== run A ==
// apollo_top
module apollo_top(
	input clk,
   input rst_n,
	input rs232_rx,	 
	output rs232_tx,	 
	input[7:0] in_ad_data,
	output out_ad_clk,
	output Sftclk,
	output Lchclk,
	output SDout,
	output test1,
	output test2
    );
wire[7:0] tx_in;
wire tx_write;
wire[7:0] rx_out;
wire rx_over;
my_uart	uart(	.clk(clk),
					.rst_n(rst_n),
					.rs232_rx(rs232_rx),
					.rs232_tx(rs232_tx),
					.tx_in(tx_in),
					.tx_write(tx_write),
					.rx_out(rx_out),
					.rx_over(rx_over)
					);
wire[7:0] recv_in;
wire recv_write;
wire recv_en;
wire recv_rst;
wire [7:0] scode;
wire scode_rdy;
wire [7:0] level;
controller controller(	.clk(clk),
								.rst_n(rst_n),
								.rx_out(rx_out),
								.rx_over(rx_over),
								.recv_in(recv_in),
								.recv_write(recv_write),
								.tx_in(tx_in),
								.tx_write(tx_write),
								.recv_ce(recv_en),
								.recv_rst(recv_rst),
								.scode(scode),
								.scode_rdy(scode_rdy),
								.level(level)
								);
segment_driver segment(	.clk(clk),
								.rst_n(rst_n),
								.bin({2'b00, scode}),
								.refresh(scode_rdy),
								.Sftclk(Sftclk),
								.Lchclk(Lchclk),
								.SDout(SDout));
wire[7:0] ad_data_in;
wire ad_data_rdy;
wire recv_rst_n = rst_n & recv_rst;
ad_driver ad_driver(	.clk(clk),
							.ce(recv_en),
							.rst_n(recv_rst_n),
							.din(in_ad_data),
							.clk_out(out_ad_clk),
							.dout(ad_data_in),
							.ready(ad_data_rdy));
receiver receiver(	.clk(clk),
							.ce(recv_en),
							.rst_n(recv_rst_n),
							.level(level),
							.din(ad_data_in),
							.den(ad_data_rdy),
							.dout(recv_in),
							.drdy(recv_write),
							.test1(test1),
							.test2(test2));
endmodule
For scale: about 18 I/O pins, ~57000 sq um of cells after synthesis.
Settings: LEC_CHECK=0, CAP_MARGIN=20, CORE_MARGIN=2, CORE_UTILIZATION=72, CTS_CLUSTER_SIZE=32, HOLD_SLACK_MARGIN=-0.09, SLEW_MARGIN=20; clock period 17.0 ns.
run.sh (not shown) runs the stock make flow with config.mk's settings and CLKGATE_MAP_FILE=.
Run A completed; timing, DRC and antenna clean
Setup changes, run A to run B
- a deleted CTS_CLUSTER_SIZE that had been 32
- an added PLACE_DENSITY_LB_ADDON of 0.28
- a deleted HOLD_SLACK_MARGIN that had been -0.09
- an added ABC_AREA of 1
- a change of the clock period (ns, I/O delays scaled along) from 17.0 to 16.0
Notes after the runs:
Run B: flow completed, timing, DRC and antenna clean
Relative to run A, final RePlAce weighted congestion has increased by about 7.5% in run B.
As of run B, average via count per standard cell had fallen by a few percent compared to run A.
Core utilization: run B lower than run A
Looking at power across both flows, run B is the weaker of the two, with run A ahead.
Compared with run A, run B shows a number of instances in the synthesized netlist that is 2402 higher.
Against run A, the final cell area of run B is higher.
Modified inputs, run C compared to run B
- a change of CORE_UTILIZATION from 72 to 70
- an added SETUP_SLACK_MARGIN of 3.87
- a change of the clock period (ns, I/O delays scaled along) from 16.0 to 14.1
Findings:
Both conditions hold for run C: the flow ran to the end and the final layout passed the timing, DRC and antenna checks. Number of well-tap cells placed in run C vs run B: up 10. Leakage dissipation: run B vs run C, no meaningful difference. Comparing run B against run C, there is no change at all in fraction of synthesized cell area in xor and xnor cells. The post-route cell area was comparable across run C and run B.
## Diff of input files: run D against run C
- CORE_UTILIZATION: 70 -> 40
- PLACE_DENSITY: unset -> 0.6
- SETUP_SLACK_MARGIN: 3.87 -> unset
- ABC_AREA: 1 -> unset
- PLACE_DENSITY_LB_ADDON: 0.28 -> unset
- the clock period (ns, I/O delays scaled along): 14.1 -> 20.0
==> comparison <==
- Relative to run C, share of power burned in the clock network has increased by 1.1 points in run D.
- Non-clock buffer total of the final layout (run D vs. run C) increases by more than 10%
- In the flow results for run C and run D, the placed instance count is smaller on run D.
- Run D vs run C — non-clock inverter total of the final layout dropped about 80%.
- Taking run D over run C, the wire length of the first global-routing pass ratio works out to 0.814.
What run E does differently from run D at the input level:
- GPL_TIMING_DRIVEN now 0, previously not set
- CTS_CLUSTER_SIZE now 72, previously not set
- ABC_AREA now 1, previously not set
- CELL_PAD_IN_SITES_DETAIL_PLACEMENT now 2, previously not set
- HOLD_SLACK_MARGIN now 0.27, previously not set
- CORE_UTILIZATION now 52, was 40
Findings:
In the summary table, run E is marked failed, with error DPL-0033 raised in 3_5_place_dp. Sort run E and run D by area after synthesis, ascending, and run D comes first. Compared with run D, in run E AND-OR/OR-AND share of the synthesized area shows an increase of 0.67 points, synthesized cell count shows an increase of 2402. When run E is set beside run D, its post-synthesis mux area share turns out to be 19 points smaller. Compared run D against run E; total of buffers placed on input and output ports within noise. | fraction of the mapped netlist area in adder cells | run E vs run D | ≈ equal |.
Power and IR drop assume default switching activity.
